==> build 6 <==
==> flow/design.v <==
module cordic_dds # (
   parameter DW = 16,                
   parameter PIPE_DEPTH = 14,        
   parameter limP = 16'h4dba         
)
( 
   sin_o, cos_o, err_o,
   clk, phase_i
);
   input             clk;
   input [DW-1:0]    phase_i;        
   output [DW:0]     sin_o, cos_o;   
   output [DW:0]     err_o;          
   reg [DW:0] cos_r, sin_o_r;
   reg [DW:0] x[PIPE_DEPTH:0];
   reg [DW:0] y[PIPE_DEPTH:0];
   reg [DW:0] z[PIPE_DEPTH:0];
   reg [1:0] quadrant [PIPE_DEPTH:0];
   wire [DW:0] atan_rom[PIPE_DEPTH:0];
   assign atan_rom[0] = 8189;
   assign atan_rom[1] = 4834;
   assign atan_rom[2] = 2554;
   assign atan_rom[3] = 1296;
   assign atan_rom[4] = 650;
   assign atan_rom[5] = 325;
   assign atan_rom[6] = 162;
   assign atan_rom[7] = 81;
   assign atan_rom[8] = 40;
   assign atan_rom[9] = 20;
   assign atan_rom[10] = 10;
   assign atan_rom[11] = 5;
   assign atan_rom[12] = 2;
   assign atan_rom[13] = 1;
   assign atan_rom[14] = 0;
   always @ (posedge clk) begin  
      x[0] <= {1'b0, limP};
      y[0] <= 0;
      z[0] <= {3'b0, phase_i[DW-1-2:0]};  
   end
   always @ (posedge clk) begin  
      x[1] <= x[0] - y[0];
      y[1] <= x[0] + y[0];
      z[1] <= z[0] - atan_rom[0];  
   end
   generate
      genvar k;
      for(k=1; k<PIPE_DEPTH; k=k+1) begin
         always @ (posedge clk) begin
            if (z[k][DW]) begin  
               x[k+1] <= x[k] + {{k{y[k][DW]}},y[k][DW:k]};  
               y[k+1] <= y[k] - {{k{x[k][DW]}},x[k][DW:k]};  
               z[k+1] <= z[k] + atan_rom[k];
            end else begin
               x[k+1] <= x[k] - {{k{y[k][DW]}},y[k][DW:k]};
               y[k+1] <= y[k] + {{k{x[k][DW]}},x[k][DW:k]};
               z[k+1] <= z[k] - atan_rom[k];
            end
         end
      end
   endgenerate
   always @ (posedge clk) begin
      quadrant[0] <= phase_i[DW-1:DW-2];
   end
   generate
      genvar j;
      for(j=0; j<PIPE_DEPTH; j=j+1) begin
         always @ (posedge clk) begin
            quadrant[j+1] <= quadrant[j];
         end
      end
   endgenerate
   always @ (posedge clk)
      case(quadrant[PIPE_DEPTH])
         2'b00: begin
            cos_r <= x[PIPE_DEPTH];  
            sin_o_r <= y[PIPE_DEPTH];  
         end
         2'b01: begin
            cos_r <= ~(y[PIPE_DEPTH]) + 1'b1;  
            sin_o_r <= x[PIPE_DEPTH];  
         end
         2'b10: begin
            cos_r <= ~(x[PIPE_DEPTH]) + 1'b1;  
            sin_o_r <= ~(y[PIPE_DEPTH]) + 1'b1;  
         end
         2'b11: begin
            cos_r <= y[PIPE_DEPTH];  
            sin_o_r <= ~(x[PIPE_DEPTH]) + 1'b1;  
         end
      endcase
   assign cos_o = cos_r;
   assign sin_o = sin_o_r;
   assign err_o = z[PIPE_DEPTH];
endmodule
==> flow/run.sh <==
#!/bin/bash
# the make line also repeats each setting of config.mk as NAME=value (left out here)
make -C /OpenROAD-flow-scripts/flow DESIGN_CONFIG=/design/flow/config.mk WORK_HOME=/design/flow/orfs CLKGATE_MAP_FILE= finish
==> flow/config.mk <==
export PLATFORM = sky130hd
export DESIGN_NAME = cordic_dds
export DESIGN_NICKNAME = cordic_dds
export VERILOG_FILES = /design/flow/design.v
export SDC_FILE = /design/flow/constraint.sdc
export NUM_CORES = 4
export LEC_CHECK = 0
export CAP_MARGIN = 20
export CORE_MARGIN = 5
export CORE_UTILIZATION = 40
export MAX_ROUTING_LAYER = met4
export MIN_ROUTING_LAYER = met2
export SLEW_MARGIN = 20
==> flow/constraint.sdc <==
create_clock -name core_clock -period 5.0 [get_ports {clk}]
set_input_delay 1.0000 -clock core_clock [delete_from_list [all_inputs] [get_ports {clk}]]
set_output_delay 1.0000 -clock core_clock [all_outputs]
set_load 0.01 [all_outputs]
==> trial 39: changes against build 6 <==
==> flow/config.mk (replaced) <==
export PLATFORM = sky130hd
export DESIGN_NAME = cordic_dds
export DESIGN_NICKNAME = cordic_dds
export VERILOG_FILES = /design/flow/design.v
export SDC_FILE = /design/flow/constraint.sdc
export NUM_CORES = 4
export LEC_CHECK = 0
export ABC_AREA = 0
export CAP_MARGIN = 25
export CELL_PAD_IN_SITES_GLOBAL_PLACEMENT = 1
export CORE_MARGIN = 2
export CORE_UTILIZATION = 39
export CTS_CLUSTER_DIAMETER = 217
export HOLD_SLACK_MARGIN = 0.16
export SLEW_MARGIN = 20
==> build 73: changes against build 6 <==
--- a/flow/config.mk
+++ b/flow/config.mk
@@ -5,9 +5,12 @@
 export SDC_FILE = /design/flow/constraint.sdc
 export NUM_CORES = 4
 export LEC_CHECK = 0
-export CAP_MARGIN = 20
+export CAP_MARGIN = 35
+export CELL_PAD_IN_SITES_GLOBAL_PLACEMENT = 1
+export CORE_ASPECT_RATIO = 1.11
 export CORE_MARGIN = 5
 export CORE_UTILIZATION = 40
 export MAX_ROUTING_LAYER = met4
 export MIN_ROUTING_LAYER = met2
-export SLEW_MARGIN = 20
+export SETUP_SLACK_MARGIN = 0.53
+export SLEW_MARGIN = 30
==> flow/constraint.sdc (replaced) <==
create_clock -name core_clock -period 3.65 [get_ports {clk}]
set_input_delay 0.7300 -clock core_clock [delete_from_list [all_inputs] [get_ports {clk}]]
set_output_delay 0.7300 -clock core_clock [all_outputs]
set_load 0.01 [all_outputs]
==> trial 63: changes against build 6 <==
==> flow/config.mk (replaced) <==
export PLATFORM = sky130hd
export DESIGN_NAME = cordic_dds
export DESIGN_NICKNAME = cordic_dds
export VERILOG_FILES = /design/flow/design.v
export SDC_FILE = /design/flow/constraint.sdc
export NUM_CORES = 4
export LEC_CHECK = 0
export ABC_AREA = 1
export CAP_MARGIN = 20
export CORE_MARGIN = 2
export CORE_UTILIZATION = 72
export CTS_CLUSTER_SIZE = 37
export SLEW_MARGIN = 20
==> flow/constraint.sdc (replaced) <==
create_clock -name core_clock -period 2.74 [get_ports {clk}]
set_input_delay 0.5480 -clock core_clock [delete_from_list [all_inputs] [get_ports {clk}]]
set_output_delay 0.5480 -clock core_clock [all_outputs]
set_load 0.01 [all_outputs]
==> out/qor.json <==
{
  "placed_cell_area_um2": 46660,
  "outcome": "no timing/DRC/antenna violations",
  "sh_comb_area_pct": 56.72,
  "synth_top_cell_by_count": "sky130_fd_sc_hd__dfxtp_1",
  "cts_buffers": 86,
  "synthXorXnorAreaFrac_pct": 13.23,
  "mux_share_pct": 1.117,
  "synthesis.area_per_instance_um2": 8.964,
  "grt_setup_unrepaired": "yes"
}
The numbers above come from build 73.

==> out/qor.json <==
{
  "grt_setup_unrepaired": "no",
  "syn_nets": 5522,
  "synthesis.area_per_instance_um2": 8.964,
  "cts_buffers": 89,
  "sh_comb_area_pct": 56.96,
  "outcome": "no timing/DRC/antenna violations",
  "synth_top_cell_by_count": "sky130_fd_sc_hd__dfxtp_1",
  "r2r_setup_slack_ns": 1.16,
  "placed_cell_area_um2": 46120
}
The numbers above come from trial 39.

==> out/qor.json <==
{
  "grt_setup_unrepaired": "no",
  "sh_comb_area_pct": 57.16,
  "mux_share_pct": 1.117,
  "cts_buffers": 83,
  "route.met2.wl_um": 54940,
  "ys_top_cells_by_area": "sky130_fd_sc_hd__dfxtp_1 33%, sky130_fd_sc_hd__ha_1 17%, sky130_fd_sc_hd__xnor2_1 8.9%",
  "syn_area_um2": 43680,
  "outcome": "no timing/DRC/antenna violations",
  "placed_cell_area_um2": 46040,
  "synthXorXnorAreaFrac_pct": 13.23,
  "setup-tns-final_ns": 0
}
The numbers above come from build 6.

==> out/qor.json <==
{
  "mux_share_pct": 0,
  "synthXorXnorAreaFrac_pct": 8.101,
  "cts_buffers": 80,
  "outcome": "no timing/DRC/antenna violations",
  "grt_setup_unrepaired": "yes",
  "placed_cell_area_um2": 53180
}
The numbers above come from trial 63.

